$ cat design/flow/design.v
module joltage #(parameter int LENGTH = 100) (
    input logic clk, rst, start, data_valid,
    input logic [4*LENGTH-1:0] line_flat,
    output logic [15:0] joltage1_out,
    output logic [63:0] joltage2_out,
    output logic done
    );
    logic [3:0] line [0:LENGTH-1];
    genvar k;
    generate
        for (k = 0; k < LENGTH; k++) begin : unflatten
            assign line[k] = line_flat[4*k +: 4];
        end
    endgenerate
    parameter IDLE   = 4'b000_0,
              DATA   = 4'b001_0,
              CALC_1 = 4'b010_0,
              CALC_2 = 4'b011_0,
              SUM    = 4'b100_0,
              DONE   = 4'b101_1;
    logic [3:0] state;
    assign done = state[0];
    logic [3:0] buffer [0:LENGTH-1-2];
    logic [3:0] shift_last;
    assign shift_last = buffer[LENGTH-1-2];
    logic [$clog2(LENGTH)-1:0] counter;
    logic [3:0] p1_curr_jolt [0:1];
    logic p1_jolt_en [0:1];
    always_comb begin : p1_comb 
        p1_jolt_en[0] = shift_last >= p1_curr_jolt[0];
        p1_jolt_en[1] = (p1_curr_jolt[0] >= p1_curr_jolt[1]) && p1_jolt_en[0];
    end
    always_ff @(posedge clk) begin : p1_seq
        if (state == DATA) begin
            p1_curr_jolt[0] <= line[LENGTH-2];
            p1_curr_jolt[1] <= line[LENGTH-1];
        end
        else if (state == CALC_1 || state == CALC_2) begin
            p1_curr_jolt[0] <= p1_jolt_en[0] ? shift_last : p1_curr_jolt[0];
            p1_curr_jolt[1] <= p1_jolt_en[1] ? p1_curr_jolt[0] : p1_curr_jolt[1];
        end
        if (state == IDLE)
            joltage1_out <= 16'd0;
        else if (state == SUM)
            joltage1_out <= joltage1_out + p1_curr_jolt[0] * 4'd10 + p1_curr_jolt[1];
    end
    logic [3:0] p2_curr_jolt [0:11];
    logic p2_jolt_en [0:11];
    always_comb begin : p2_comb
        p2_jolt_en[0] = (shift_last >= p2_curr_jolt[0]);
        for (int z = 1; z < 12; z++) begin
            p2_jolt_en[z] = (p2_curr_jolt[z-1] >= p2_curr_jolt[z]) && p2_jolt_en[z-1];
        end
    end
    genvar i;
    generate
        for (i = 0; i < 12; i++) begin
            always_ff @(posedge clk) begin : p2_seq
                if (state == DATA) begin
                    p2_curr_jolt[i] <= line[LENGTH-12+i];
                end
                else if (state == CALC_2) begin
                    if (i == 0)
                        p2_curr_jolt[i] <= p2_jolt_en[i] ? shift_last : p2_curr_jolt[i];
                    else
                        p2_curr_jolt[i] <= p2_jolt_en[i] ? p2_curr_jolt[i-1] : p2_curr_jolt[i];
                end
            end
        end
    endgenerate
    logic [39:0] stage1, stage2, stage3, stage4, stage5, stage6;
    logic [39:0] stage7, stage8, stage9, stage10, stage11, stage12;
    always_comb begin : mult_add  
        stage1  = p2_curr_jolt[0];
        stage2  = (stage1  * 10) + p2_curr_jolt[1];
        stage3  = (stage2  * 10) + p2_curr_jolt[2];
        stage4  = (stage3  * 10) + p2_curr_jolt[3];
        stage5  = (stage4  * 10) + p2_curr_jolt[4];
        stage6  = (stage5  * 10) + p2_curr_jolt[5];
        stage7  = (stage6  * 10) + p2_curr_jolt[6];
        stage8  = (stage7  * 10) + p2_curr_jolt[7];
        stage9  = (stage8  * 10) + p2_curr_jolt[8];
        stage10 = (stage9  * 10) + p2_curr_jolt[9];
        stage11 = (stage10 * 10) + p2_curr_jolt[10];
        stage12 = (stage11 * 10) + p2_curr_jolt[11];
    end
    always_ff @(posedge clk) begin : p2_joltage_sum
        if (state == IDLE)
            joltage2_out <= 64'd0;
        else if (state == SUM) begin
            joltage2_out <= joltage2_out + stage12;
        end
    end
    always_ff @(posedge clk) begin : counter_logic
        if (state == DATA)
            counter <= '0;
        else if (state == CALC_1 || state == CALC_2)
            counter <= counter + 1'b1;
    end
    genvar j;
    generate
        for (j = 0; j < LENGTH-2; j++) begin
            always_ff @(posedge clk) begin : shift_reg
                if ((state == DATA) && data_valid) begin
                    buffer[j] <= line[j];
                end
                if (state == CALC_1 || state == CALC_2) begin
                    buffer[j] <= buffer[j-1];
                    if (j == 0)
                        buffer[j] <= 4'd0;
                end
            end
        end
    endgenerate
    always_ff @(posedge clk) begin : state_transitions
        if (rst) begin
            state <= IDLE;
        end
        else begin
            case (state)
                IDLE: state <= start ? DATA : IDLE;
                DATA: state <= data_valid ? CALC_1 : DATA;
                CALC_1: state <= counter == 4'd9 ? CALC_2 : CALC_1;
                CALC_2: state <= counter == LENGTH - 2'd3 ? SUM : CALC_2;
                SUM: state <= DONE;
                DONE: state <= start ? DATA : DONE;
                default : ;
            endcase
        end
    end
endmodule
$ cat design/flow/run.sh
#!/bin/bash
# the make line also repeats each setting of config.mk as NAME=value (left out here)
make -C /OpenROAD-flow-scripts/flow DESIGN_CONFIG=/design/flow/config.mk WORK_HOME=/design/flow/orfs CLKGATE_MAP_FILE= finish
$ cat design/flow/config.mk
export PLATFORM = sky130hd
export DESIGN_NAME = joltage
export DESIGN_NICKNAME = joltage
export VERILOG_FILES = /design/flow/design.v
export SDC_FILE = /design/flow/constraint.sdc
export NUM_CORES = 4
export LEC_CHECK = 0
export CAP_MARGIN = 40
export CORE_MARGIN = 2
export CORE_UTILIZATION = 72
export CTS_CLUSTER_DIAMETER = 87
export CTS_CLUSTER_SIZE = 14
export MAX_ROUTING_LAYER = met4
export PLACE_DENSITY_LB_ADDON = 0.04
export SETUP_SLACK_MARGIN = 0.91
export SLEW_MARGIN = 20
export TNS_END_PERCENT = 70
$ cat design/flow/constraint.sdc
create_clock -name core_clock -period 7.43 [get_ports {clk}]
set_input_delay 1.4860 -clock core_clock [delete_from_list [all_inputs] [get_ports {clk}]]
set_output_delay 1.4860 -clock core_clock [all_outputs]
set_load 0.01 [all_outputs]
==> results_slide.txt, run 1 <==
Run Summary

Die
  • Die Size: 70,300 um^2
  • IO Pins: 485
  • Core area: 67,400 um^2
  • Initial Utilization: 0.729
  • Die H: between 200 and 300 um
  • Row count: between 90 and 100
  • Die Width: 265 um

Synth
  • Post-Syn Area: 49,100 um^2
  • Yosys-reported design area after synthesis: 49,100 um^2
  • Simple share: 0.234
  • Async set-reset flop share out of synthesis: 0
  • Yosys cell count: between 5,000 and 6,000
  • Post-synth regs: 539
  • Top cells by count: nand2_1, ha_1, edfxtp_1
  • Area fraction in xor and xnor cells: 0.0933
  • Main flop type: edfxtp_1
  • Cell with the most instances after synthesis: nand2_1
  • Largest area contributor in the netlist: edfxtp_1
  • Post-Synthesis Cells: 5,869
  • Yosys aoi share: 0.146
  • Top cell area share: 0.271
  • Top cells by area: edfxtp_1, ha_1, nand2_1
  • MUX share of area: 0.00392
  • YS warnings: 7
  • Post-synth EDFFs: approximately 440
  • Synth Area in Adders: 0.178
  • Synth Area per Inst: 8.37 um^2
  • Synth Seq Share: 0.310
  • Top logic family: simple AND/OR/NAND/NOR gates
  • Cell Type Count: 104

Status
  • Outcome: did not finish
  • Halt Stage: 3_5_place_dp
  • Err: [ERROR DPL-0038] Utilization greater than 100%, impossible to legalize

Placed design
  • I/O Buffers: 484
  • Placer Congestion: 0.988
through the flow:
stage             setup TNS, ns  hold slack [ns]  instance area [um^2]  worst slack [ns]
global placement        -632.43            0.443                 68200            -13.69
floorplan               -570.46            0.437                 52100            -13.29
==> inputs of run 2 (changes only) <==
- CAP_MARGIN: 40 -> 0
- CORE_UTILIZATION: 72 -> 70
- CTS_CLUSTER_DIAMETER: 87 -> unset
- CTS_CLUSTER_SIZE: 14 -> unset
- PLACE_DENSITY_LB_ADDON: 0.04 -> unset
- SETUP_SLACK_MARGIN: 0.91 -> 3.37
- TNS_END_PERCENT: 70 -> unset
- clock period: 7.43 -> 24.7 ns (I/O delays scaled with it)
==> results_slide.txt, run 2 <==
Run Summary

Synth
  • Yosys-reported design area after synthesis: 49,100 um^2 (unchanged)
  • Largest area contributor in the netlist: edfxtp_1 (unchanged)
  • Async set-reset flop share out of synthesis: 0 (unchanged)
  • Post-Synthesis Cells: 5,869 (unchanged)
  • Synth Area per Inst: 8.37 um^2 (unchanged)
  • MUX share of area: 0.00392 (unchanged)
  • Simple share: 0.234 (unchanged)
  • Main flop type: edfxtp_1 (unchanged)
  • Yosys aoi share: 0.146 (unchanged)
  • Area fraction in xor and xnor cells: 0.0933 (unchanged)
  • Cell Type Count: 104 (unchanged)
  • YS warnings: 7 (unchanged)
  • Top cells by area: edfxtp_1, ha_1, nand2_1 (unchanged)
  • Post-synth EDFFs: 444 (unchanged)
  • Synth Seq Share: 0.310 (unchanged)
  • Post-synth regs: 539 (unchanged)
  • Top logic family: simple AND/OR/NAND/NOR gates (unchanged)
  • Post-Syn Area: 49,100 um^2 (unchanged)
  • Yosys cell count: 5,869 (unchanged)
  • Top cell area share: 0.271 (unchanged)
  • Synth Area in Adders: 0.178 (unchanged)
  • Top cells by count: nand2_1, ha_1, edfxtp_1 (unchanged)
  • Cell with the most instances after synthesis: nand2_1 (unchanged)

Die
  • Initial Utilization: 0.704 (was 0.729)
  • Die Size: 72,300 um^2 (was 70,300 um^2)
  • IO Pins: 485 (unchanged)
  • Die H: 269 um (was 265 um)
  • Core area: 69,800 um^2 (was 67,400 um^2)
  • Die Width: 269 um (was 265 um)
  • Row count: 97 (was 95)

Clocking
  • Num Clock Sinks: 539
  • CTS Hold Bufs: 0
  • Cts bufs inserted: 56
  • Bufs on Longest Clock Path: 3
  • Depth of the CTS H-tree: 2
  • Root buf cell: clkbuf_16

Status
  • Outcome: did not finish (unchanged)
  • Err: [ERROR GRT-0232] Routing congestion too high. Check the congestion heatmap in the GUI. (was [ERROR DPL-0038] Utilization greater than 100%, impossible to legalize)
  • Halt Stage: 5_1_grt (was 3_5_place_dp)

Placed design
  • Dpl hpwl: about 100,000 um
  • Post-place setup slack: 0.636 ns
  • I/O Buffers: 484 (unchanged)
  • Placer Congestion: 0.942 (was 0.988)

GRT
  • Total global-route track usage: 0.849
  • GRT overflow: 414
run 2: per-layer routing:
metal	overflow	GRT usage
met1	27	0.823
met4	127	0.846
met3	31	0.724
met5	-	-
met2	229	0.975
run 2: timing repair:
action                                 CTS
pin swaps                              273
endpoints found under the hold margin    0
setup endpoints to repair               34
resized                                505
buffers inserted                       206
run 2: through the flow:
step                      cells  hold slack [ns]  instance area (um^2)   util
after floorplan            5873            0.437                 49500      -
after global placement     7140            0.444                 55000  0.788
after detailed placement   7140            0.456                 55000  0.788
after CTS                  7451            0.435                 61400  0.880
==> inputs of run 3 (changes only) <==
- CAP_MARGIN: 0 -> 20
- MAX_ROUTING_LAYER: met4 -> unset
- SETUP_SLACK_MARGIN: 3.37 -> unset
- clock period: 24.7 -> 7.91 ns (I/O delays scaled with it)
==> results_slide.txt, run 3 <==
Run Summary

Synth
  • MUX share of area: 0.00392 (unchanged)
  • Async set-reset flop share out of synthesis: 0 (unchanged)
  • Synth Area per Inst: 8.37 um^2 (unchanged)
  • Largest area contributor in the netlist: edfxtp_1 (unchanged)
  • Top logic family: simple AND/OR/NAND/NOR gates (unchanged)
  • Area fraction in xor and xnor cells: 0.0933 (unchanged)
  • Synth Seq Share: 0.310 (unchanged)
  • Yosys cell count: 5,869 (unchanged)
  • Synth Area in Adders: 0.178 (unchanged)
  • Top cells by area: edfxtp_1, ha_1, nand2_1 (unchanged)
  • Top cell area share: 0.271 (unchanged)
  • Post-Syn Area: 49,100 um^2 (unchanged)
  • Cell Type Count: 104 (unchanged)
  • Post-synth EDFFs: 444 (unchanged)
  • Simple share: 0.234 (unchanged)
  • Post-synth regs: 539 (unchanged)
  • Main flop type: edfxtp_1 (unchanged)
  • Cell with the most instances after synthesis: nand2_1 (unchanged)
  • Yosys-reported design area after synthesis: 49,100 um^2 (unchanged)
  • Yosys aoi share: 0.146 (unchanged)
  • YS warnings: 7 (unchanged)
  • Post-Synthesis Cells: 5,869 (unchanged)
  • Top cells by count: nand2_1, ha_1, edfxtp_1 (unchanged)

Die
  • Die Width: 269 um (unchanged)
  • Row count: 97 (unchanged)
  • Initial Utilization: 0.704 (unchanged)
  • Die H: 269 um (unchanged)
  • Core area: 69,800 um^2 (unchanged)
  • Die Size: 72,300 um^2 (unchanged)
  • IO Pins: 485 (unchanged)

Status
  • Halt Stage: 3_5_place_dp (was 5_1_grt)
  • Err: [ERROR DPL-0033] detailed placement checks failed during check placement. (was [ERROR GRT-0232] Routing congestion too high. Check the congestion heatmap in the GUI.)
  • Outcome: did not finish (unchanged)

Placed design
  • I/O Buffers: 484 (unchanged)
  • Placer Congestion: 0.960 (was 0.942)
==> run 3: per-stage QoR <==
stage	setup TNS, ns	instance area (um^2)	hold WS, ns
3_3_place_gp	-611.15	68100	0.443
2_1_floorplan	-543.84	52100	0.437
==> inputs of run 4 (changes only) <==
- ABC_AREA: unset -> 1
- CELL_PAD_IN_SITES_GLOBAL_PLACEMENT: unset -> 1
- CORE_UTILIZATION: 70 -> 34
- CTS_CLUSTER_DIAMETER: unset -> 363
- HOLD_SLACK_MARGIN: unset -> 0.18
- PLACE_DENSITY_LB_ADDON: unset -> 0.18
- clock period: 7.91 -> 24.8 ns (I/O delays scaled with it)
==> results_slide.txt, run 4 <==
Physical Implementation Snapshot

Worst setup path
  • Crit path capture type: flop
  • Reg2reg path depth: 148
  • Reg-to-Reg Start: p2_curr_jolt[0][0]$_DFFE_PP_
  • R2r endpoint: joltage2_out[60]$_SDFFE_PP0P_
  • Worst Setup EP: joltage2_out[60]$_SDFFE_PP0P_
  • Slowest CP cell: fa_1
  • Worst Path Buf+Inv: 23
  • CP Launch Type: flop
  • Worst setup path startpoint: p2_curr_jolt[0][0]$_DFFE_PP_
  • R2R setup slack: ~1.5 ns
  • Worst-path fanout max: 6
  • Number of cells on the critical path: 148
  • Critical path's most frequent cell: nand2_1
  • Critical path type: flop to flop
  • Worst stage delay on the critical path: about 0.59 ns
  • Critical Path AT: 23.85 ns
  • CP delay by family, top: simple AND/OR/NAND/NOR gates
  • Crit path DRT: 25.37 ns

Drt
  • Wire per inst: 16.8 um
  • Drt first pass iters: 6
  • DRT antenna net count: 0
  • Vias after detailed routing: between 40,000 and 50,000
  • Post-DR vias/cell: between 4 and 5
  • Routed wire length: 173,000 um
  • Iter 0 DRT Violations: 3,231
  • Drt drc: 0

Die
  • Row count: 145 (was 97)
  • Initial Utilization: 0.341 (was 0.704)
  • Core area: 156,000 um^2 (was 69,800 um^2)
  • Die Width: 400 um (was 269 um)
  • Die H: 400 um (was 269 um)
  • IO Pins: 485 (unchanged)
  • Die Size: 160,000 um^2 (was 72,300 um^2)

Timing
  • Relative slew slack: 0.247
  • Hold slack: 0.449 ns
  • Worst slew pin tran: 1.13 ns
  • Final-report hold violation count: 0
  • Final Cycle Share: 0.939
  • Max-slew violations: 0
  • RSZ-0062 raised after global routing: yes
  • Skew final: 0.0686 ns
  • Post-layout min period: 23.28 ns
  • Endpoints failing setup: 0
  • Fmax: 43.0 MHz

Synth
  • Simple share: 0.308 (was 0.234)
  • Yosys aoi share: 0.0816 (was 0.146)
  • Synth Seq Share: 0.286 (was 0.310)
  • Cell Type Count: 67 (was 104)
  • Main flop type: edfxtp_1 (unchanged)
  • Post-synth EDFFs: 444 (unchanged)
  • Cell with the most instances after synthesis: nand2_1 (unchanged)
  • Top cells by area: edfxtp_1, nand2_1, ha_1 (was edfxtp_1, ha_1, nand2_1)
  • Top cells by count: nand2_1, inv_1, ha_1 (was nand2_1, ha_1, edfxtp_1)
  • Post-Syn Area: 53,200 um^2 (was 49,100 um^2)
  • Largest area contributor in the netlist: edfxtp_1 (unchanged)
  • Yosys-reported design area after synthesis: 53,200 um^2 (was 49,100 um^2)
  • Synth Area in Adders: 0.165 (was 0.178)
  • YS warnings: 7 (unchanged)
  • Post-Synthesis Cells: 7,630 (was 5,869)
  • Post-synth regs: 539 (unchanged)
  • Synth Area per Inst: 6.97 um^2 (was 8.37 um^2)
  • Top logic family: simple AND/OR/NAND/NOR gates (unchanged)
  • Async set-reset flop share out of synthesis: 0 (unchanged)
  • Yosys cell count: 7,630 (was 5,869)
  • MUX share of area: 0 (was 0.00392)
  • Top cell area share: 0.251 (was 0.271)
  • Area fraction in xor and xnor cells: 0.0656 (was 0.0933)

Worst hold path
  • Hold Crit Start: buffer[0][2]$_SDFFE_PN0P_
  • Hold path endpoint: buffer[0][2]$_SDFFE_PN0P_
  • Worst Hold Class: flop to flop
  • Hold Path Stages: 2

GRT
  • Initial antenna violation count: about 53
  • Vias in the first global route: 48,000
  • Largest net degree at the start of global routing: 217
  • First-pass GRT wire length: 268,000 um
  • Total global-route track usage: 0.212
  • GRT overflow: 0

Clocking
  • Root buf cell: clkbuf_16
  • Depth of the CTS H-tree: 3
  • Reg clk slew, reported paths: 0.06 ns
  • CTS Hold Bufs: 0
  • Num Clock Sinks: about 540
  • Bufs on Longest Clock Path: 3
  • Cts bufs inserted: 70
  • CTS tree: built
  • Later-pin clock latency in the skew report: approximately 0.7 ns

Cells and area
  • Area Growth Syn to Fin: 22.9%
  • Final core utilization: 0.419
  • Final net count: 9,260
  • Final Non-Filler Cells: 10,300

Placed design
  • I/O Buffers: 484 (unchanged)
  • Dpl hpwl: 141,000 um
  • Dpl cells: 10,100
  • Placer Congestion: 0.905 (was 0.960)

Job
  • Max Cap Viol: 0
  • Stage-log warning count: 34

Status
  • Outcome: timing/DRC/antenna clean (was did not finish)
[run 4: cell type report]
| class | instances | area, um^2 |
|---|---|---|
| clock buffer | 89 | 1850 |
| clock inverter | 34 | 437 |
| multi-input combinational | 5771 | 35100 |
| inverter | 1204 | 4530 |
| sequential | 539 | 15200 |
| timing repair buffer | 587 | 5630 |
| fill | 16400 | 90500 |
| tap | 2058 | 2570 |
| antenna | 4 | 10.0 |
[run 4: per-layer routing]
layer,wire [um],part of all wire,GRT usage
met5,517,0.0030,0
met4,2140,0.012,0.0309
met3,11500,0.066,0.0509
met2,75200,0.44,0.334
met1,83300,0.48,0.298
[run 4: timing repair]
| item | 4_1_cts | 5_1_grt |
|---|---|---|
| pin swaps | 1 | 55 |
| setup endpoints to repair | 23 | 35 |
| buffers inserted | 1 | 32 |
| resized | 13 | 432 |
[run 4: metrics by stage]
stage / area [um^2] / TNS, ns / setup slack (ns)
after global routing: 65300 / -0.934 / -0.199
after floorplan: 53200 / 0 / 3.35
after detailed placement: 60700 / -4.80 / -0.527
after global placement: 60700 / -6.22 / -0.652
after CTS: 63100 / 0 / 0.0190
final: 65300 / 0 / 1.52
==> inputs of run 5 (changes only) <==
- ABC_AREA: 1 -> unset
- CAP_MARGIN: 20 -> 25
- CELL_PAD_IN_SITES_GLOBAL_PLACEMENT: 1 -> unset
- CORE_UTILIZATION: 34 -> 61
- CTS_CLUSTER_DIAMETER: 363 -> unset
- CTS_CLUSTER_SIZE: unset -> 86
- HOLD_SLACK_MARGIN: 0.18 -> unset
- MAX_ROUTING_LAYER: unset -> met4
- MIN_ROUTING_LAYER: unset -> met1
- PLACE_DENSITY: unset -> 0.6
- PLACE_DENSITY_LB_ADDON: 0.18 -> unset
- SETUP_SLACK_MARGIN: unset -> 1.77
- TNS_END_PERCENT: unset -> 25
- clock period: 24.8 -> 20.9 ns (I/O delays scaled with it)
==> results_slide.txt, run 5 <==
Physical Implementation Snapshot

Status
  • Outcome: failed layout checks (was timing/DRC/antenna clean)
  • SO Faults: negative setup slack

Worst setup path
  • Critical Path AT: 24.31 ns (was 23.85 ns)
  • Crit path capture type: flop (unchanged)
  • CP delay by family, top: adder cells (was simple AND/OR/NAND/NOR gates)
  • CP Launch Type: flop (unchanged)
  • Worst setup path startpoint: p2_curr_jolt[0][3]$_DFFE_PP_ (was p2_curr_jolt[0][0]$_DFFE_PP_)
  • Crit path DRT: 21.39 ns (was 25.37 ns)
  • R2r endpoint: joltage2_out[56]$_SDFFE_PP0P_ (was joltage2_out[60]$_SDFFE_PP0P_)
  • Worst Setup EP: joltage2_out[56]$_SDFFE_PP0P_ (was joltage2_out[60]$_SDFFE_PP0P_)
  • Worst stage delay on the critical path: 0.54 ns (was 0.59 ns)
  • Reg-to-Reg Start: p2_curr_jolt[0][3]$_DFFE_PP_ (was p2_curr_jolt[0][0]$_DFFE_PP_)
  • R2R setup slack: -2.92 ns (was 1.52 ns)
  • Critical path type: flop to flop (unchanged)
  • Number of cells on the critical path: 105 (was 148)
  • Slowest CP cell: or4_4 (was fa_1)
  • Worst-path fanout max: 7 (was 6)
  • Reg2reg path depth: 105 (was 148)
  • Critical path's most frequent cell: ha_4 (was nand2_1)
  • Worst Path Buf+Inv: 11 (was 23)

Timing
  • Fmax: 42.0 MHz (was 43.0 MHz)
  • Endpoints failing setup: 34 (was 0)
  • Final Cycle Share: 1.14 (was 0.939)
  • RSZ-0062 raised after global routing: yes (unchanged)
  • Final-report hold violation count: 0 (unchanged)
  • Relative slew slack: 0.120 (was 0.247)
  • Worst slew pin tran: 1.32 ns (was 1.13 ns)
  • Final worst slack: -2.92 ns (was 1.52 ns)
  • Skew final: 0.0814 ns (was 0.0686 ns)
  • Setup TNS: -74.12 ns (was 0 ns)
  • Max-slew violations: 0 (unchanged)
  • Post-layout min period: 23.82 ns (was 23.28 ns)

Drt
  • Routed wire length: 173,000 um (about the same)
  • Iter 0 DRT Violations: 4,236 (was 3,231)
  • Vias after detailed routing: 51,300 (was 49,400)
  • Wire per inst: 20.4 um (was 16.8 um)
  • Post-DR vias/cell: 6.04 (was 4.80)
  • Drt drc: 0 (unchanged)
  • DRT antenna net count: 0 (unchanged)
  • Drt first pass iters: 8 (was 6)

Synth
  • Synth Area per Inst: 8.37 um^2 (was 6.97 um^2)
  • Post-synth regs: 539 (unchanged)
  • Post-synth EDFFs: 444 (unchanged)
  • Area fraction in xor and xnor cells: 0.0933 (was 0.0656)
  • Largest area contributor in the netlist: edfxtp_1 (unchanged)
  • Top cells by area: edfxtp_1, ha_1, nand2_1 (was edfxtp_1, nand2_1, ha_1)
  • Post-Syn Area: 49,100 um^2 (was 53,200 um^2)
  • Yosys cell count: 5,869 (was 7,630)
  • Synth Seq Share: 0.310 (was 0.286)
  • Top cell area share: 0.271 (was 0.251)
  • Yosys-reported design area after synthesis: 49,100 um^2 (was 53,200 um^2)
  • Top cells by count: nand2_1, ha_1, edfxtp_1 (was nand2_1, inv_1, ha_1)
  • YS warnings: 7 (unchanged)
  • Yosys aoi share: 0.146 (was 0.0816)
  • Cell Type Count: 104 (was 67)
  • Post-Synthesis Cells: 5,869 (was 7,630)
  • MUX share of area: 0.00392 (was 0)
  • Async set-reset flop share out of synthesis: 0 (unchanged)
  • Cell with the most instances after synthesis: nand2_1 (unchanged)
  • Top logic family: simple AND/OR/NAND/NOR gates (unchanged)
  • Main flop type: edfxtp_1 (unchanged)
  • Simple share: 0.234 (was 0.308)
  • Synth Area in Adders: 0.178 (was 0.165)

Clocking
  • Root buf cell: clkbuf_16 (unchanged)
  • CTS Hold Bufs: 0 (unchanged)
  • CTS tree: built (unchanged)
  • Depth of the CTS H-tree: 2 (was 3)
  • Cts bufs inserted: 58 (was 70)
  • Later-pin clock latency in the skew report: 0.68 ns (was 0.70 ns)
  • Num Clock Sinks: 539 (unchanged)
  • Bufs on Longest Clock Path: 3 (unchanged)
  • Reg clk slew, reported paths: 0.06 ns (about the same)

GRT
  • Initial antenna violation count: 29 (was 53)
  • Met3 Usage GRT: 0.0672 (was 0.0509)
  • Met2 Use GR: 0.627 (was 0.334)
  • First-pass GRT wire length: 238,000 um (was 268,000 um)
  • GRT overflow: 0 (unchanged)
  • Most used routing layer: met2 (unchanged)
  • Largest net degree at the start of global routing: 232 (was 217)
  • Total global-route track usage: 0.360 (was 0.212)
  • Vias in the first global route: 48,900 (was 48,000)
  • GR Util met1: 0.403 (was 0.298)

Die
  • Row count: 104 (was 145)
  • Initial Utilization: 0.613 (was 0.341)
  • Die Size: 82,800 um^2 (was 160,000 um^2)
  • Core area: 80,200 um^2 (was 156,000 um^2)
  • Die Width: 288 um (was 400 um)
  • Die H: 288 um (was 400 um)
  • IO Pins: 485 (unchanged)

Job
  • Stage-log warning count: 40 (was 34)
  • Max Cap Viol: 0 (unchanged)

Worst hold path
  • Worst Hold Class: flop to flop (unchanged)
  • Hold path endpoint: buffer[0][0]$_SDFFE_PN0P_ (was buffer[0][2]$_SDFFE_PN0P_)
  • Hold Crit Start: buffer[0][0]$_SDFFE_PN0P_ (was buffer[0][2]$_SDFFE_PN0P_)
  • Hold Path Stages: 2 (unchanged)

Cells and area
  • Final core utilization: 0.870 (was 0.419)
  • Final Non-Filler Cells: 8,486 (was 10,300)
  • Fill count: 4,152 (was 16,400)
  • Final net count: 8,426 (was 9,260)
  • Area Growth Syn to Fin: 41.9% (was 22.9%)

Placed design
  • Dpl cells: 8,208 (was 10,100)
  • Post-place setup slack: -1.72 ns (was -0.527 ns)
  • Placer Congestion: 0.928 (was 0.905)
  • I/O Buffers: 484 (unchanged)
  • Dpl hpwl: 110,000 um (was 141,000 um)
==> run 5: layout make-up <==
cell class | count | area (um^2) | share of cell area
multi-input cells | 4899 | 36900 | 0.530
flip-flops and latches | 539 | 15200 | 0.219
clock inverters | 34 | 378 | 0.00542
repair buffers | 1578 | 13200 | 0.189
well taps | 1060 | 1330 | 0.0190
diodes | 40 | 100 | 0.00144
clock buffers | 73 | 1560 | 0.0224
inverters | 263 | 992 | 0.0142
==> run 5: layer usage <==
layer	vias to the layer above	share of wire	routed length [um]
li1	23700	-	-
met1	24200	0.36	62700
met2	2488	0.48	83800
met3	874	0.084	14400
met4	0	0.069	11900
met5	-	0	0
==> run 5: what timing repair did <==
action                                  4_1_cts  5_1_grt
resized                                     298      322
pin swaps                                   196      194
endpoints found under the setup margin       39       44
cloned                                        0        0
hold endpoints to repair                      0        0
buffers inserted                             81       49
==> run 5: through the flow <==
step                      hold slack [ns]  cell area (um^2)
after floorplan                     0.437             50200
after global placement              0.443             62900
after detailed placement            0.451             62900
after CTS                           0.459             67300
after global routing                0.492             69700
final                               0.460             69700
==> inputs of run 6 (changes only) <==
- ABC_AREA: unset -> 0
- CAP_MARGIN: 25 -> 20
- CELL_PAD_IN_SITES_GLOBAL_PLACEMENT: unset -> 1
- CORE_UTILIZATION: 61 -> 63
- CTS_CLUSTER_DIAMETER: unset -> 388
- CTS_CLUSTER_SIZE: 86 -> 40
- MAX_ROUTING_LAYER: met4 -> unset
- MIN_ROUTING_LAYER: met1 -> unset
- PLACE_DENSITY: 0.6 -> 0.91
- SETUP_SLACK_MARGIN: 1.77 -> -1.31
- TNS_END_PERCENT: 25 -> 5
- clock period: 20.9 -> 25.0 ns (I/O delays scaled with it)
==> results_slide.txt, run 6 <==
Run Summary

Synth
  • Synth Seq Share: 0.310 (unchanged)
  • Simple share: 0.234 (unchanged)
  • Synth Area per Inst: 8.37 um^2 (unchanged)
  • Top cells by area: edfxtp_1, ha_1, nand2_1 (unchanged)
  • Async set-reset flop share out of synthesis: 0 (unchanged)
  • Yosys-reported design area after synthesis: 49,100 um^2 (unchanged)
  • MUX share of area: 0.00392 (unchanged)
  • Synth Area in Adders: 0.178 (unchanged)
  • YS warnings: 7 (unchanged)
  • Yosys aoi share: 0.146 (unchanged)
  • Cell with the most instances after synthesis: nand2_1 (unchanged)
  • Main flop type: edfxtp_1 (unchanged)
  • Largest area contributor in the netlist: edfxtp_1 (unchanged)
  • Post-synth regs: 539 (unchanged)
  • Top cells by count: nand2_1, ha_1, edfxtp_1 (unchanged)
  • Post-Syn Area: 49,100 um^2 (unchanged)
  • Area fraction in xor and xnor cells: 0.0933 (unchanged)
  • Post-synth EDFFs: 444 (unchanged)
  • Yosys cell count: 5,869 (unchanged)
  • Top cell area share: 0.271 (unchanged)
  • Post-Synthesis Cells: 5,869 (unchanged)
  • Cell Type Count: 104 (unchanged)
  • Top logic family: simple AND/OR/NAND/NOR gates (unchanged)

Status
  • Err: [ERROR GPL-0301] Utilization 100.793 % exceeds 100%.
  • Outcome: did not finish (was failed layout checks)
  • Halt Stage: 3_3_place_gp

Die
  • Row count: 102 (was 104)
  • IO Pins: 485 (unchanged)
  • Die Width: 283 um (was 288 um)
  • Core area: 77,300 um^2 (was 80,200 um^2)
  • Die Size: 80,200 um^2 (was 82,800 um^2)
  • Initial Utilization: 0.635 (was 0.613)
  • Die H: 283 um (was 288 um)
==> inputs of run 7 (changes only) <==
- ABC_AREA: 0 -> unset
- CAP_MARGIN: 20 -> 25
- CELL_PAD_IN_SITES_GLOBAL_PLACEMENT: 1 -> unset
- CORE_UTILIZATION: 63 -> 72
- CTS_CLUSTER_DIAMETER: 388 -> unset
- CTS_CLUSTER_SIZE: 40 -> unset
- MAX_ROUTING_LAYER: unset -> met4
- MIN_ROUTING_LAYER: unset -> met1
- PLACE_DENSITY: 0.91 -> 0.66
- SETUP_SLACK_MARGIN: -1.31 -> 1.77
- TNS_END_PERCENT: 5 -> 25
- clock period: 25.0 -> 21.9 ns (I/O delays scaled with it)
==> results_slide.txt, run 7 <==
Run Summary

Placed design
  • I/O Buffers: approximately 480
  • Placer Congestion: 0.954
  • Dpl cells: around 7,300
  • Dpl hpwl: 114,000 um

Synth
  • Top cells by area: edfxtp_1, ha_1, nand2_1 (unchanged)
  • Cell Type Count: 104 (unchanged)
  • Largest area contributor in the netlist: edfxtp_1 (unchanged)
  • MUX share of area: 0.00392 (unchanged)
  • Yosys aoi share: 0.146 (unchanged)
  • Async set-reset flop share out of synthesis: 0 (unchanged)
  • Area fraction in xor and xnor cells: 0.0933 (unchanged)
  • Main flop type: edfxtp_1 (unchanged)
  • Yosys-reported design area after synthesis: 49,100 um^2 (unchanged)
  • Post-Synthesis Cells: 5,869 (unchanged)
  • Post-synth regs: 539 (unchanged)
  • Yosys cell count: 5,869 (unchanged)
  • Post-synth EDFFs: 444 (unchanged)
  • Top logic family: simple AND/OR/NAND/NOR gates (unchanged)
  • Simple share: 0.234 (unchanged)
  • Synth Area per Inst: 8.37 um^2 (unchanged)
  • Cell with the most instances after synthesis: nand2_1 (unchanged)
  • Top cell area share: 0.271 (unchanged)
  • Post-Syn Area: 49,100 um^2 (unchanged)
  • Top cells by count: nand2_1, ha_1, edfxtp_1 (unchanged)
  • Synth Seq Share: 0.310 (unchanged)
  • YS warnings: 7 (unchanged)
  • Synth Area in Adders: 0.178 (unchanged)

Clocking
  • Num Clock Sinks: between 500 and 600
  • Root buf cell: clkbuf_16
  • Cts bufs inserted: approximately 55
  • Depth of the CTS H-tree: 2
  • Bufs on Longest Clock Path: 3

Die
  • Core area: 67,400 um^2 (was 77,300 um^2)
  • IO Pins: 485 (unchanged)
  • Die H: 265 um (was 283 um)
  • Die Size: 70,300 um^2 (was 80,200 um^2)
  • Initial Utilization: 0.729 (was 0.635)
  • Die Width: 265 um (was 283 um)
  • Row count: 95 (was 102)

GRT
  • Total global-route track usage: 0.783
  • GRT overflow: 21

Status
  • Err: [ERROR GRT-0116] Global routing finished with congestion. Check the congestion regions in the DRC Viewer. (was [ERROR GPL-0301] Utilization 100.793 % exceeds 100%.)
  • Outcome: did not finish (unchanged)
  • Halt Stage: 5_1_grt (was 3_3_place_gp)
==> run 7: metal layers <==
metal  global-route usage  GRT overflow
met1                0.754             0
met2                0.941             3
met3                0.614             5
met4                0.797            13
met5                    -             -
==> run 7: stage by stage <==
| step | util | setup WS [ns] | hold WS [ns] | cell area (um^2) |
|---|---|---|---|---|
| 4_1_cts | 0.928 | 0.436 | 0.451 | 62600 |
| 3_3_place_gp | 0.851 | 0.139 | 0.444 | 57400 |
| 2_1_floorplan | - | 1.17 | 0.437 | 50200 |
| 3_5_place_dp | 0.852 | -0.875 | 0.457 | 57400 |
==> run 7: timing repair <==
action | in CTS
gates resized | 382
setup buffers | 141
pin swaps | 183
hold buffers | 0
endpoints found under the setup margin | 38
==> inputs of run 8 (changes only) <==
- ABC_AREA: unset -> 1
- CAP_MARGIN: 25 -> 20
- CORE_ASPECT_RATIO: unset -> 0.5
- CORE_UTILIZATION: 72 -> 60
- CTS_CLUSTER_DIAMETER: unset -> 368
- CTS_CLUSTER_SIZE: unset -> 96
- MAX_ROUTING_LAYER: met4 -> unset
- MIN_ROUTING_LAYER: met1 -> unset
- PLACE_DENSITY: 0.66 -> unset
- PLACE_DENSITY_LB_ADDON: unset -> 0.14
- SETUP_SLACK_MARGIN: 1.77 -> -0.74
- TNS_END_PERCENT: 25 -> unset
- clock period: 21.9 -> 15.0 ns (I/O delays scaled with it)
==> results_slide.txt, run 8 <==
Run Summary

Status
  • Outcome: did not finish (unchanged)
  • Halt Stage: 5_1_grt (unchanged)
  • Err: [ERROR DPL-0038] Utilization greater than 100%, impossible to legalize (was [ERROR GRT-0116] Global routing finished with congestion. Check the congestion regions in the DRC Viewer.)

Clocking
  • Bufs on Longest Clock Path: 3 (unchanged)
  • Num Clock Sinks: 539 (unchanged)
  • Root buf cell: clkbuf_16 (unchanged)
  • Cts bufs inserted: 9 (was 55)
  • CTS Hold Bufs: 0 (unchanged)
  • Depth of the CTS H-tree: 1 (was 2)

Placed design
  • Placer Congestion: 0.988 (was 0.954)
  • Dpl hpwl: 138,000 um (was 114,000 um)
  • Dpl cells: 10,800 (was 7,319)
  • I/O Buffers: 484 (unchanged)
  • DP Area: 74,000 um^2 (was 57,400 um^2)

Synth
  • Yosys cell count: 7,630 (was 5,869)
  • Top cells by count: nand2_1, inv_1, ha_1 (was nand2_1, ha_1, edfxtp_1)
  • Top cells by area: edfxtp_1, nand2_1, ha_1 (was edfxtp_1, ha_1, nand2_1)
  • Synth Seq Share: 0.286 (was 0.310)
  • Area fraction in xor and xnor cells: 0.0656 (was 0.0933)
  • Cell Type Count: 67 (was 104)
  • Yosys-reported design area after synthesis: 53,200 um^2 (was 49,100 um^2)
  • Simple share: 0.308 (was 0.234)
  • Post-Syn Area: 53,200 um^2 (was 49,100 um^2)
  • Synth Area in Adders: 0.165 (was 0.178)
  • Post-synth EDFFs: 444 (unchanged)
  • Synth Area per Inst: 6.97 um^2 (was 8.37 um^2)
  • MUX share of area: 0 (was 0.00392)
  • Main flop type: edfxtp_1 (unchanged)
  • Post-synth regs: 539 (unchanged)
  • Largest area contributor in the netlist: edfxtp_1 (unchanged)
  • Top cell area share: 0.251 (was 0.271)
  • Async set-reset flop share out of synthesis: 0 (unchanged)
  • Post-Synthesis Cells: 7,630 (was 5,869)
  • Cell with the most instances after synthesis: nand2_1 (unchanged)
  • YS warnings: 7 (unchanged)
  • Yosys aoi share: 0.0816 (was 0.146)
  • Top logic family: simple AND/OR/NAND/NOR gates (unchanged)

Die
  • Die H: 215 um (was 265 um)
  • Die Size: 91,200 um^2 (was 70,300 um^2)
  • IO Pins: 485 (unchanged)
  • Row count: 77 (was 95)
  • Die Width: 425 um (was 265 um)
  • Core area: 88,100 um^2 (was 67,400 um^2)
  • Initial Utilization: 0.604 (was 0.729)
-- run 8: what timing repair did --
item | 4_1_cts
endpoints found under the setup margin | 51
setup buffers | 164
pin swaps | 328
gates resized | 462
-- run 8: through the flow --
stage / worst slack, ns
4_1_cts: -5.75
3_5_place_dp: -6.79
2_1_floorplan: -4.71
3_3_place_gp: -6.16
==> inputs of run 9 (changes only) <==
- ABC_AREA: 1 -> unset
- CORE_ASPECT_RATIO: 0.5 -> unset
- CORE_UTILIZATION: 60 -> 72
- CTS_CLUSTER_DIAMETER: 368 -> unset
- CTS_CLUSTER_SIZE: 96 -> unset
- MAX_ROUTING_LAYER: unset -> met4
- PLACE_DENSITY: unset -> 0.92
- PLACE_DENSITY_LB_ADDON: 0.14 -> unset
- SETUP_SLACK_MARGIN: -0.74 -> 3.65
- clock period: 15.0 -> 24.7 ns (I/O delays scaled with it)
==> results_slide.txt, run 9 <==
Run Summary

Status
  • Outcome: did not finish (unchanged)
  • Halt Stage: 5_1_grt (unchanged)
  • Err: [ERROR GRT-0232] Routing congestion too high. Check the congestion heatmap in the GUI. (was [ERROR DPL-0038] Utilization greater than 100%, impossible to legalize)

Synth
  • Yosys aoi share: 0.146 (was 0.0816)
  • Largest area contributor in the netlist: edfxtp_1 (unchanged)
  • Top cell area share: 0.271 (was 0.251)
  • YS warnings: 7 (unchanged)
  • Post-synth EDFFs: 444 (unchanged)
  • Main flop type: edfxtp_1 (unchanged)
  • Area fraction in xor and xnor cells: 0.0933 (was 0.0656)
  • Cell with the most instances after synthesis: nand2_1 (unchanged)
  • Synth Area in Adders: 0.178 (was 0.165)
  • Async set-reset flop share out of synthesis: 0 (unchanged)
  • Yosys-reported design area after synthesis: 49,100 um^2 (was 53,200 um^2)
  • Post-synth regs: 539 (unchanged)
  • Yosys cell count: 5,869 (was 7,630)
  • Post-Syn Area: 49,100 um^2 (was 53,200 um^2)
  • Synth Seq Share: 0.310 (was 0.286)
  • Simple share: 0.234 (was 0.308)
  • Cell Type Count: 104 (was 67)
  • Top logic family: simple AND/OR/NAND/NOR gates (unchanged)
  • Synth Area per Inst: 8.37 um^2 (was 6.97 um^2)
  • MUX share of area: 0.00392 (was 0)
  • Top cells by area: edfxtp_1, ha_1, nand2_1 (was edfxtp_1, nand2_1, ha_1)
  • Post-Synthesis Cells: 5,869 (was 7,630)
  • Top cells by count: nand2_1, ha_1, edfxtp_1 (was nand2_1, inv_1, ha_1)

Die
  • Core area: 67,400 um^2 (was 88,100 um^2)
  • Die H: 265 um (was 215 um)
  • Row count: 95 (was 77)
  • Die Size: 70,300 um^2 (was 91,200 um^2)
  • IO Pins: 485 (unchanged)
  • Initial Utilization: 0.729 (was 0.604)
  • Die Width: 265 um (was 425 um)

Clocking
  • CTS Hold Bufs: 0 (unchanged)
  • Num Clock Sinks: 539 (unchanged)
  • Depth of the CTS H-tree: 2 (was 1)
  • Root buf cell: clkbuf_16 (unchanged)
  • Cts bufs inserted: 56 (was 9)
  • Bufs on Longest Clock Path: 3 (unchanged)

Placed design
  • Dpl hpwl: 104,000 um (was 138,000 um)
  • Dpl cells: 7,077 (was 10,800)
  • Placer Congestion: 0.938 (was 0.988)
  • I/O Buffers: 484 (unchanged)

GRT
  • GRT overflow: roughly 2,200
  • Total global-route track usage: 0.943
[run 9: routing by layer]
layer  track usage  GRT overflow
met1         0.879            70
met2          1.10          1531
met3         0.783            64
met4          1.03           571
met5             -             -
[run 9: timing repair]
item	4_1_cts
setup endpoints to repair	35
pin swaps	253
gates cloned	1
buffers inserted	184
gates resized	473
[run 9: per-stage QoR]
step	area (um^2)	hold WS [ns]	util	setup WS, ns
floorplan	49700	0.437	-	3.65
global placement	55100	0.443	0.818	1.43
detailed placement	55100	0.463	0.818	0.781
CTS	61100	0.467	0.906	3.26
==> inputs of run 10 (changes only) <==
- CAP_MARGIN: 20 -> 25
- CORE_UTILIZATION: 72 -> 15
- MAX_ROUTING_LAYER: met4 -> unset
- MIN_ROUTING_LAYER: unset -> met2
- PLACE_DENSITY: 0.92 -> unset
- PLACE_DENSITY_LB_ADDON: unset -> 0.13
- SETUP_SLACK_MARGIN: 3.65 -> -0.07
- SLEW_MARGIN: 20 -> 30
- TNS_END_PERCENT: unset -> 60
- clock period: 24.7 -> 13.9 ns (I/O delays scaled with it)
==> results_slide.txt, run 10 <==
Physical Implementation Snapshot

Cells and area
  • Final net count: about 9,000
  • Fill count: ~36,000
  • Area Growth Syn to Fin: 62.0%

Die
  • Initial Utilization: 0.150 (was 0.729)
  • Core area: 327,000 um^2 (was 67,400 um^2)
  • Die H: 576 um (was 265 um)
  • Row count: 210 (was 95)
  • IO Pins: 485 (unchanged)
  • Die Size: 332,000 um^2 (was 70,300 um^2)
  • Die Width: 576 um (was 265 um)

GRT
  • Total global-route track usage: 0.178
  • Vias in the first global route: between 70,000 and 80,000
  • GRT overflow: 0
  • Initial antenna violation count: 0
  • Largest net degree at the start of global routing: 180
  • First-pass GRT wire length: 301,000 um

Worst setup path
  • Crit path capture type: flop
  • R2R setup slack: -7.51 ns
  • CP delay by family, top: adder cells
  • Worst-path fanout max: 6
  • Worst Setup EP: joltage2_out[56]$_SDFFE_PP0P_
  • Crit path DRT: 14.45 ns
  • Reg-to-Reg Start: p2_curr_jolt[0][1]$_DFFE_PP_
  • R2r endpoint: joltage2_out[56]$_SDFFE_PP0P_
  • Worst stage delay on the critical path: approximately 0.58 ns
  • Critical path's most frequent cell: ha_4
  • Critical Path AT: 21.96 ns
  • Critical path type: flop to flop
  • CP Launch Type: flop
  • Reg2reg path depth: 102
  • Slowest CP cell: fa_2
  • Number of cells on the critical path: roughly 100
  • Worst Path Buf+Inv: 8
  • Worst setup path startpoint: p2_curr_jolt[0][1]$_DFFE_PP_

Timing
  • Final worst slack: -7.51 ns
  • RSZ-0062 raised after global routing: yes
  • Fmax: roughly 47 MHz
  • Max-slew violations: 0
  • Final Cycle Share: 1.54
  • Worst slew pin tran: 0.969 ns
  • Endpoints failing setup: 52
  • Hold slack: ~0.46 ns
  • Post-layout min period: 21.41 ns
  • Relative slew slack: 0.354
  • Skew final: a little under 0.06 ns
  • Setup TNS: -305.84 ns
  • Final-report hold violation count: 0

Synth
  • Cell Type Count: 104 (unchanged)
  • Post-synth EDFFs: 444 (unchanged)
  • Top cells by count: nand2_1, ha_1, edfxtp_1 (unchanged)
  • Synth Area in Adders: 0.178 (unchanged)
  • Top logic family: simple AND/OR/NAND/NOR gates (unchanged)
  • YS warnings: 7 (unchanged)
  • Synth Seq Share: 0.310 (unchanged)
  • Largest area contributor in the netlist: edfxtp_1 (unchanged)
  • Post-synth regs: 539 (unchanged)
  • Yosys-reported design area after synthesis: 49,100 um^2 (unchanged)
  • Cell with the most instances after synthesis: nand2_1 (unchanged)
  • Async set-reset flop share out of synthesis: 0 (unchanged)
  • Simple share: 0.234 (unchanged)
  • Yosys aoi share: 0.146 (unchanged)
  • Area fraction in xor and xnor cells: 0.0933 (unchanged)
  • Yosys cell count: 5,869 (unchanged)
  • Top cells by area: edfxtp_1, ha_1, nand2_1 (unchanged)
  • MUX share of area: 0.00392 (unchanged)
  • Top cell area share: 0.271 (unchanged)
  • Synth Area per Inst: 8.37 um^2 (unchanged)
  • Post-Syn Area: 49,100 um^2 (unchanged)
  • Post-Synthesis Cells: 5,869 (unchanged)
  • Main flop type: edfxtp_1 (unchanged)

Clocking
  • Reg clk slew, reported paths: roughly 0.060 ns
  • Root buf cell: clkbuf_16 (unchanged)
  • CTS tree: built
  • Depth of the CTS H-tree: 3 (was 2)
  • Later-pin clock latency in the skew report: 0.69 ns
  • Num Clock Sinks: 539 (unchanged)
  • Bufs on Longest Clock Path: 3 (unchanged)
  • CTS Hold Bufs: 0 (unchanged)
  • Cts bufs inserted: 72 (was 56)

Drt
  • Drt drc: 0
  • Wire per inst: 16.0 um
  • Iter 0 DRT Violations: 5,496
  • Routed wire length: 200,000 um
  • Post-DR vias/cell: between 5 and 6
  • DRT antenna net count: 0
  • Drt first pass iters: 6
  • Vias after detailed routing: 67,800

Placed design
  • Placer Congestion: 0.835 (was 0.938)
  • I/O Buffers: 484 (unchanged)
  • Dpl hpwl: 158,000 um (was 104,000 um)

Status
  • Outcome: failed layout checks (was did not finish)
  • SO Faults: negative setup slack

Job
  • Stage-log warning count: 37
  • Max Cap Viol: 0

Worst hold path
  • Worst Hold Class: flop to flop
  • Hold Crit Start: buffer[0][3]$_SDFFE_PN0P_
  • Hold Path Stages: 2
  • Hold path endpoint: buffer[0][3]$_SDFFE_PN0P_
-- run 10: what timing repair did --
action / in CTS / in global routing
endpoints found under the setup margin: 53 / 53
pin swaps: 216 / 151
resized: 414 / 308
gates cloned: 2 / 0
buffers inserted: 93 / 42
-- run 10: area by class of cell --
class,count,area [um^2],area share
multi-input cells,4899,37500,0.471
well taps,4346,5440,0.0684
inverters,263,997,0.0125
clock buffers,106,2050,0.0258
diodes,160,400,0.00503
flip-flops and latches,539,15200,0.191
repair buffers,2171,17700,0.223
clock inverters,21,254,0.00319
-- run 10: metal layers --
metal | track usage | vias up | part of all wire
met5 | 0.0118 | - | 0.00054
met3 | 0.249 | 529 | 0.43
met4 | 0.0178 | 6 | 0.027
met1 | - | 25000 | 0
li1 | - | 24800 | -
met2 | 0.214 | 17400 | 0.54
-- run 10: metrics by stage --
step                      instances  setup WS [ns]  utilization  instance area, um^2
final                         12500          -7.51        0.244                79600
after global routing          12300          -8.87        0.242                79200
after CTS                     12300          -7.72        0.236                77000
after detailed placement      12100          -9.19        0.219                71500
after global placement        12100          -9.00        0.219                71500
after floorplan                5873          -6.83            -                50200
==> inputs of run 11 (changes only) <==
- CAP_MARGIN: 25 -> 20
- CORE_UTILIZATION: 15 -> 58
- MAX_ROUTING_LAYER: unset -> met4
- MIN_ROUTING_LAYER: met2 -> unset
- PLACE_DENSITY_LB_ADDON: 0.13 -> unset
- SETUP_SLACK_MARGIN: -0.07 -> unset
- SLEW_MARGIN: 30 -> 35
- TNS_END_PERCENT: 60 -> unset
- clock period: 13.9 -> 13.5 ns (I/O delays scaled with it)
==> results_slide.txt, run 11 <==
Run Summary

Clocking
  • Depth of the CTS H-tree: 2 (was 3)
  • Bufs on Longest Clock Path: 3 (unchanged)
  • Num Clock Sinks: 539 (unchanged)
  • CTS Hold Bufs: 0 (unchanged)
  • Root buf cell: clkbuf_16 (unchanged)
  • Cts bufs inserted: 55 (was 72)

Die
  • Initial Utilization: 0.587 (was 0.150)
  • IO Pins: 485 (unchanged)
  • Die H: 295 um (was 576 um)
  • Core area: 83,700 um^2 (was 327,000 um^2)
  • Row count: 106 (was 210)
  • Die Width: 295 um (was 576 um)
  • Die Size: 87,000 um^2 (was 332,000 um^2)

Synth
  • Async set-reset flop share out of synthesis: 0 (unchanged)
  • Post-Synthesis Cells: 5,869 (unchanged)
  • Yosys aoi share: 0.146 (unchanged)
  • Cell with the most instances after synthesis: nand2_1 (unchanged)
  • Top logic family: simple AND/OR/NAND/NOR gates (unchanged)
  • Synth Area in Adders: 0.178 (unchanged)
  • YS warnings: 7 (unchanged)
  • Post-synth EDFFs: 444 (unchanged)
  • Top cell area share: 0.271 (unchanged)
  • Main flop type: edfxtp_1 (unchanged)
  • Post-synth regs: 539 (unchanged)
  • Yosys cell count: 5,869 (unchanged)
  • Post-Syn Area: 49,100 um^2 (unchanged)
  • Top cells by count: nand2_1, ha_1, edfxtp_1 (unchanged)
  • Synth Seq Share: 0.310 (unchanged)
  • Top cells by area: edfxtp_1, ha_1, nand2_1 (unchanged)
  • Synth Area per Inst: 8.37 um^2 (unchanged)
  • Cell Type Count: 104 (unchanged)
  • Largest area contributor in the netlist: edfxtp_1 (unchanged)
  • Area fraction in xor and xnor cells: 0.0933 (unchanged)
  • MUX share of area: 0.00392 (unchanged)
  • Simple share: 0.234 (unchanged)
  • Yosys-reported design area after synthesis: 49,100 um^2 (unchanged)

Placed design
  • Dpl hpwl: 115,000 um (was 158,000 um)
  • I/O Buffers: 484 (unchanged)
  • Placer Congestion: 0.927 (was 0.835)
  • Post-place setup slack: -8.80 ns (was -9.19 ns)

Status
  • Halt Stage: 5_1_grt
  • Outcome: did not finish (was failed layout checks)
run 11: stage by stage:
stage / cell area, um^2 / instances / TNS, ns
floorplan: 51400 / 5873 / -255.53
CTS: 73400 / 8931 / -304.26
detailed placement: 67400 / 8700 / -348.73
global placement: 67300 / 8699 / -320.42
run 11: repair_timing:
action,CTS
endpoints found under the setup margin,52
pin swaps,325
buffers inserted,130
gates resized,498
==> inputs of run 12 (changes only) <==
- CAP_MARGIN: 20 -> 25
- MAX_ROUTING_LAYER: met4 -> unset
- MIN_ROUTING_LAYER: unset -> met1
- SETUP_SLACK_MARGIN: unset -> 1.77
- SLEW_MARGIN: 35 -> 20
- TNS_END_PERCENT: unset -> 25
- clock period: 13.5 -> 13.9 ns (I/O delays scaled with it)
==> results_slide.txt, run 12 <==
Physical Implementation Snapshot

Clocking
  • Bufs on Longest Clock Path: 3 (unchanged)
  • Reg clk slew, reported paths: approximately 0.060 ns
  • Later-pin clock latency in the skew report: 0.68 ns
  • CTS Hold Bufs: 0 (unchanged)
  • Root buf cell: clkbuf_16 (unchanged)
  • Num Clock Sinks: 539 (unchanged)
  • Cts bufs inserted: 57 (was 55)
  • CTS tree: built
  • Depth of the CTS H-tree: 2 (unchanged)

Synth
  • Area fraction in xor and xnor cells: 0.0933 (unchanged)
  • Synth Area in Adders: 0.178 (unchanged)
  • Top logic family: simple AND/OR/NAND/NOR gates (unchanged)
  • Synth Seq Share: 0.310 (unchanged)
  • Synth Area per Inst: 8.37 um^2 (unchanged)
  • Simple share: 0.234 (unchanged)
  • Yosys aoi share: 0.146 (unchanged)
  • Main flop type: edfxtp_1 (unchanged)
  • Cell Type Count: 104 (unchanged)
  • Largest area contributor in the netlist: edfxtp_1 (unchanged)
  • Post-synth EDFFs: 444 (unchanged)
  • MUX share of area: 0.00392 (unchanged)
  • Top cells by count: nand2_1, ha_1, edfxtp_1 (unchanged)
  • Top cells by area: edfxtp_1, ha_1, nand2_1 (unchanged)
  • Async set-reset flop share out of synthesis: 0 (unchanged)
  • Yosys-reported design area after synthesis: 49,100 um^2 (unchanged)
  • Yosys cell count: 5,869 (unchanged)
  • YS warnings: 7 (unchanged)
  • Post-Synthesis Cells: 5,869 (unchanged)
  • Post-Syn Area: 49,100 um^2 (unchanged)
  • Cell with the most instances after synthesis: nand2_1 (unchanged)
  • Post-synth regs: 539 (unchanged)
  • Top cell area share: 0.271 (unchanged)

Worst setup path
  • Reg-to-Reg Start: p2_curr_jolt[0][0]$_DFFE_PP_
  • Number of cells on the critical path: ~110
  • Slowest CP cell: a21oi_1
  • CP delay by family, top: adder cells
  • Critical path type: flop to flop
  • Crit path capture type: flop
  • Reg2reg path depth: 109
  • R2R setup slack: -10.23 ns
  • Worst-path fanout max: 6
  • Crit path DRT: 14.40 ns
  • R2r endpoint: joltage2_out[62]$_SDFFE_PP0P_
  • Critical Path AT: 24.63 ns
  • Worst Path Buf+Inv: 15
  • Worst setup path startpoint: p2_curr_jolt[0][0]$_DFFE_PP_
  • CP Launch Type: flop
  • Worst stage delay on the critical path: 0.58 ns
  • Worst Setup EP: joltage2_out[62]$_SDFFE_PP0P_
  • Critical path's most frequent cell: buf_4

Timing
  • Fmax: 41.4 MHz
  • Final Cycle Share: 1.74
  • RSZ-0062 raised after global routing: yes
  • Final-report hold violation count: 0
  • Relative slew slack: 0.219
  • Post-layout min period: 24.13 ns
  • Worst slew pin tran: 1.17 ns
  • Max-slew violations: 0
  • Final worst slack: -10.23 ns
  • Skew final: 0.0490 ns
  • Endpoints failing setup: 52
  • Setup TNS: -392.47 ns

GRT
  • Largest net degree at the start of global routing: 212
  • Total global-route track usage: 0.349
  • Met2 Use GR: 0.624
  • Most used routing layer: met2
  • First-pass GRT wire length: ~250,000 um
  • GRT overflow: 0
  • Vias in the first global route: between 50,000 and 60,000
  • GR Util met1: 0.396
  • Initial antenna violation count: 34
  • Met3 Usage GRT: 0.0760

Cells and area
  • Area Growth Syn to Fin: 49.2%
  • Final core utilization: 0.876
  • Final net count: slightly below 9,000

Job
  • Stage-log warning count: 53
  • Max Cap Viol: 0

Die
  • Initial Utilization: 0.587 (unchanged)
  • Die Size: 87,000 um^2 (unchanged)
  • Die H: 295 um (unchanged)
  • IO Pins: 485 (unchanged)
  • Die Width: 295 um (unchanged)
  • Row count: 106 (unchanged)
  • Core area: 83,700 um^2 (unchanged)

Drt
  • DRT antenna net count: 0
  • Drt drc: 0
  • Vias after detailed routing: 52,500
  • Routed wire length: 177,000 um
  • Wire per inst: 19.7 um
  • Post-DR vias/cell: about 5.8
  • Iter 0 DRT Violations: 4,102
  • Drt first pass iters: 8

Worst hold path
  • Hold Path Stages: 2
  • Hold Crit Start: buffer[49][1]$_DFFE_PP_
  • Hold path endpoint: buffer[50][1]$_DFFE_PP_
  • Worst Hold Class: flop to flop

Placed design
  • Post-place setup slack: -8.44 ns (was -8.80 ns)
  • I/O Buffers: 484 (unchanged)
  • Dpl hpwl: 114,000 um (was 115,000 um)
  • Placer Congestion: 0.932 (was 0.927)

Status
  • SO Faults: negative setup slack
  • Outcome: failed layout checks (was did not finish)
run 12: final cells by class:
type | instances | area [um^2]
clock inverter | 40 | 433
inverter | 263 | 997
sequential | 539 | 15200
fill | 4226 | 10400
clock buffer | 65 | 1500
tap | 1134 | 1420
timing repair buffer | 2018 | 16600
antenna | 37 | 92.6
multi-input combinational | 4899 | 37100
run 12: metrics by stage:
stage	area, um^2	instances	hold slack [ns]
final	73300	8995	0.471
after global routing	73300	8987	0.488
after CTS	71200	8910	0.460
after detailed placement	66400	8725	0.452
after global placement	66400	8725	0.444
after floorplan	50200	5873	0.437
run 12: repair_timing:
item                                    in CTS  in global routing
endpoints found under the setup margin      54                 54
buffers inserted                            78                 46
resized                                    380                254
pin swaps                                  266                172
cloned                                       2                  0
run 12: per-layer routing:
layer	vias up	share of wire
met1	24800	0.36
met4	8	0.067
met2	2373	0.49
met5	-	0.00037
met3	769	0.083
li1	24600	-
==> inputs of run 13 (changes only) <==
- ABC_AREA: unset -> 1
- CAP_MARGIN: 25 -> 5
- CELL_PAD_IN_SITES_DETAIL_PLACEMENT: unset -> 2
- CELL_PAD_IN_SITES_GLOBAL_PLACEMENT: unset -> 2
- CORE_ASPECT_RATIO: unset -> 1.01
- CORE_UTILIZATION: 58 -> 20
- CTS_CLUSTER_DIAMETER: unset -> 208
- CTS_CLUSTER_SIZE: unset -> 11
- GPL_ROUTABILITY_DRIVEN: unset -> 0
- HOLD_SLACK_MARGIN: unset -> 0.22
- MAX_ROUTING_LAYER: unset -> met4
- MIN_ROUTING_LAYER: met1 -> met2
- PLACE_DENSITY_LB_ADDON: unset -> 0.21
- SETUP_SLACK_MARGIN: 1.77 -> -0.07
- SLEW_MARGIN: 20 -> 40
- clock period: 13.9 -> 17.5 ns (I/O delays scaled with it)
==> results_slide.txt, run 13 <==
Physical Implementation Snapshot

Timing
  • Relative slew slack: 0.416 (was 0.219)
  • Worst slew pin tran: 0.872 ns (was 1.17 ns)
  • Post-layout min period: 22.72 ns (was 24.13 ns)
  • Skew final: 0.115 ns (was 0.0490 ns)
  • Final worst slack: -5.22 ns (was -10.23 ns)
  • Fmax: 44.0 MHz (was 41.4 MHz)
  • RSZ-0062 raised after global routing: yes (unchanged)
  • Max-slew violations: 0 (unchanged)
  • Final Cycle Share: 1.30 (was 1.74)
  • Final-report hold violation count: 0 (unchanged)
  • Endpoints failing setup: 49 (was 52)

Synth
  • MUX share of area: 0 (was 0.00392)
  • Synth Seq Share: 0.286 (was 0.310)
  • Largest area contributor in the netlist: edfxtp_1 (unchanged)
  • Post-synth regs: 539 (unchanged)
  • Synth Area per Inst: 6.97 um^2 (was 8.37 um^2)
  • Yosys aoi share: 0.0816 (was 0.146)
  • Yosys-reported design area after synthesis: 53,200 um^2 (was 49,100 um^2)
  • Yosys cell count: 7,630 (was 5,869)
  • Top cells by count: nand2_1, inv_1, ha_1 (was nand2_1, ha_1, edfxtp_1)
  • Top logic family: simple AND/OR/NAND/NOR gates (unchanged)
  • Post-Syn Area: 53,200 um^2 (was 49,100 um^2)
  • Cell Type Count: 67 (was 104)
  • Synth Area in Adders: 0.165 (was 0.178)
  • Main flop type: edfxtp_1 (unchanged)
  • Post-Synthesis Cells: 7,630 (was 5,869)
  • Top cell area share: 0.251 (was 0.271)
  • Cell with the most instances after synthesis: nand2_1 (unchanged)
  • Area fraction in xor and xnor cells: 0.0656 (was 0.0933)
  • Post-synth EDFFs: 444 (unchanged)
  • Top cells by area: edfxtp_1, nand2_1, ha_1 (was edfxtp_1, ha_1, nand2_1)

Clocking
  • Cts bufs inserted: 56 (was 57)
  • Num Clock Sinks: 539 (unchanged)
  • Bufs on Longest Clock Path: 3 (unchanged)
  • Reg clk slew, reported paths: 0.07 ns (was 0.06 ns)
  • Root buf cell: clkbuf_16 (unchanged)
  • Later-pin clock latency in the skew report: 0.76 ns (was 0.68 ns)
  • Depth of the CTS H-tree: 2 (unchanged)
  • CTS tree: built (unchanged)

Status
  • Outcome: failed layout checks (unchanged)
  • SO Faults: negative setup slack (unchanged)

Worst hold path
  • Hold path endpoint: buffer[0][0]$_SDFFE_PN0P_ (was buffer[50][1]$_DFFE_PP_)
  • Hold Crit Start: buffer[0][0]$_SDFFE_PN0P_ (was buffer[49][1]$_DFFE_PP_)
  • Worst Hold Class: flop to flop (unchanged)
  • Hold Path Stages: 2 (unchanged)

Drt
  • Drt first pass iters: 6 (was 8)
  • DRT antenna net count: 0 (unchanged)
  • Iter 0 DRT Violations: 9,436 (was 4,102)
  • Post-DR vias/cell: 6.10 (was 5.83)
  • DR WL met2: 156,000 um (was 86,000 um)
  • DR top layer: met4 (was met5)
  • Vias after detailed routing: 85,500 (was 52,500)
  • Drt drc: 0 (unchanged)
  • Wire per inst: 20.4 um (was 19.7 um)
  • Met3 routed wirelength: 116,000 um (was 14,700 um)
  • Routed wire length: 286,000 um (was 177,000 um)

Worst setup path
  • Slowest CP cell: edfxtp_1 (was a21oi_1)
  • Reg2reg path depth: 151 (was 109)
  • R2R setup slack: -5.22 ns (was -10.23 ns)
  • Reg-to-Reg Start: p2_curr_jolt[0][0]$_DFFE_PP_ (unchanged)
  • Worst-path fanout max: 5 (was 6)
  • Crit path DRT: 18.03 ns (was 14.40 ns)
  • Worst Path Buf+Inv: 39 (was 15)
  • Crit path capture type: flop (unchanged)
  • Critical path type: flop to flop (unchanged)
  • Worst setup path startpoint: p2_curr_jolt[0][0]$_DFFE_PP_ (unchanged)
  • R2r endpoint: joltage2_out[56]$_SDFFE_PP0P_ (was joltage2_out[62]$_SDFFE_PP0P_)
  • Critical path's most frequent cell: ha_4 (was buf_4)
  • CP Launch Type: flop (unchanged)
  • Critical Path AT: 23.25 ns (was 24.63 ns)
  • CP delay by family, top: simple AND/OR/NAND/NOR gates (was adder cells)
  • Worst Setup EP: joltage2_out[56]$_SDFFE_PP0P_ (was joltage2_out[62]$_SDFFE_PP0P_)

GRT
  • First-pass GRT wire length: 403,000 um (was 249,000 um)
  • Initial antenna violation count: 5 (was 34)
  • GRT overflow: 0 (unchanged)
  • Total global-route track usage: 0.306 (was 0.349)
  • Vias in the first global route: 99,700 (was 51,300)

Cells and area
  • Final core utilization: 0.347 (was 0.876)
  • Area Growth Syn to Fin: 72.7% (was 49.2%)
  • Final Non-Filler Cells: 14,000 (was 8,995)
  • Final net count: 11,400 (was 8,865)

Die
  • Die Width: 517 um (was 295 um)
  • Core area: 265,000 um^2 (was 83,700 um^2)
  • Initial Utilization: 0.201 (was 0.587)
  • Row count: 190 (was 106)
  • Die Size: 270,000 um^2 (was 87,000 um^2)
  • IO Pins: 485 (unchanged)
  • Die H: 522 um (was 295 um)

Job
  • Stage-log warning count: 33 (was 53)

Placed design
  • Dpl hpwl: 210,000 um (was 114,000 um)
  • I/O Buffers: 484 (unchanged)
-- run 13: what timing repair did --
item,in CTS,in global routing
setup buffers,223,199
endpoints found under the setup margin,49,50
hold buffers,0,0
pin swaps,451,478
resized,856,965
-- run 13: area by class of cell --
cell class,count,area (um^2)
Antenna cell,141,353
Clock buffer,94,1550
Clock inverter,6,101
Fill cell,30100,173000
Inverter,1204,4570
Multi-Input combinational cell,5771,43700
Sequential cell,539,15200
Tap cell,3552,4440
Timing Repair Buffer,2703,21900
-- run 13: stage by stage --
stage | hold slack [ns] | setup WS, ns | cell area (um^2) | setup TNS [ns]
after floorplan | 0.425 | -2.21 | 55700 | -58.97
after global placement | 0.437 | -5.84 | 78200 | -225.52
after detailed placement | 0.459 | -6.56 | 78300 | -252.88
after CTS | 0.467 | -4.26 | 85900 | -166.73
after global routing | 0.491 | -6.48 | 91500 | -259.19
final | 0.465 | -5.22 | 91800 | -197.09
-- run 13: layer usage --
layer,vias to the layer above,global-route usage
li1,29800,-
met1,29900,-
met2,24400,0.363
met3,1362,0.399
met4,0,0.0273
met5,-,-
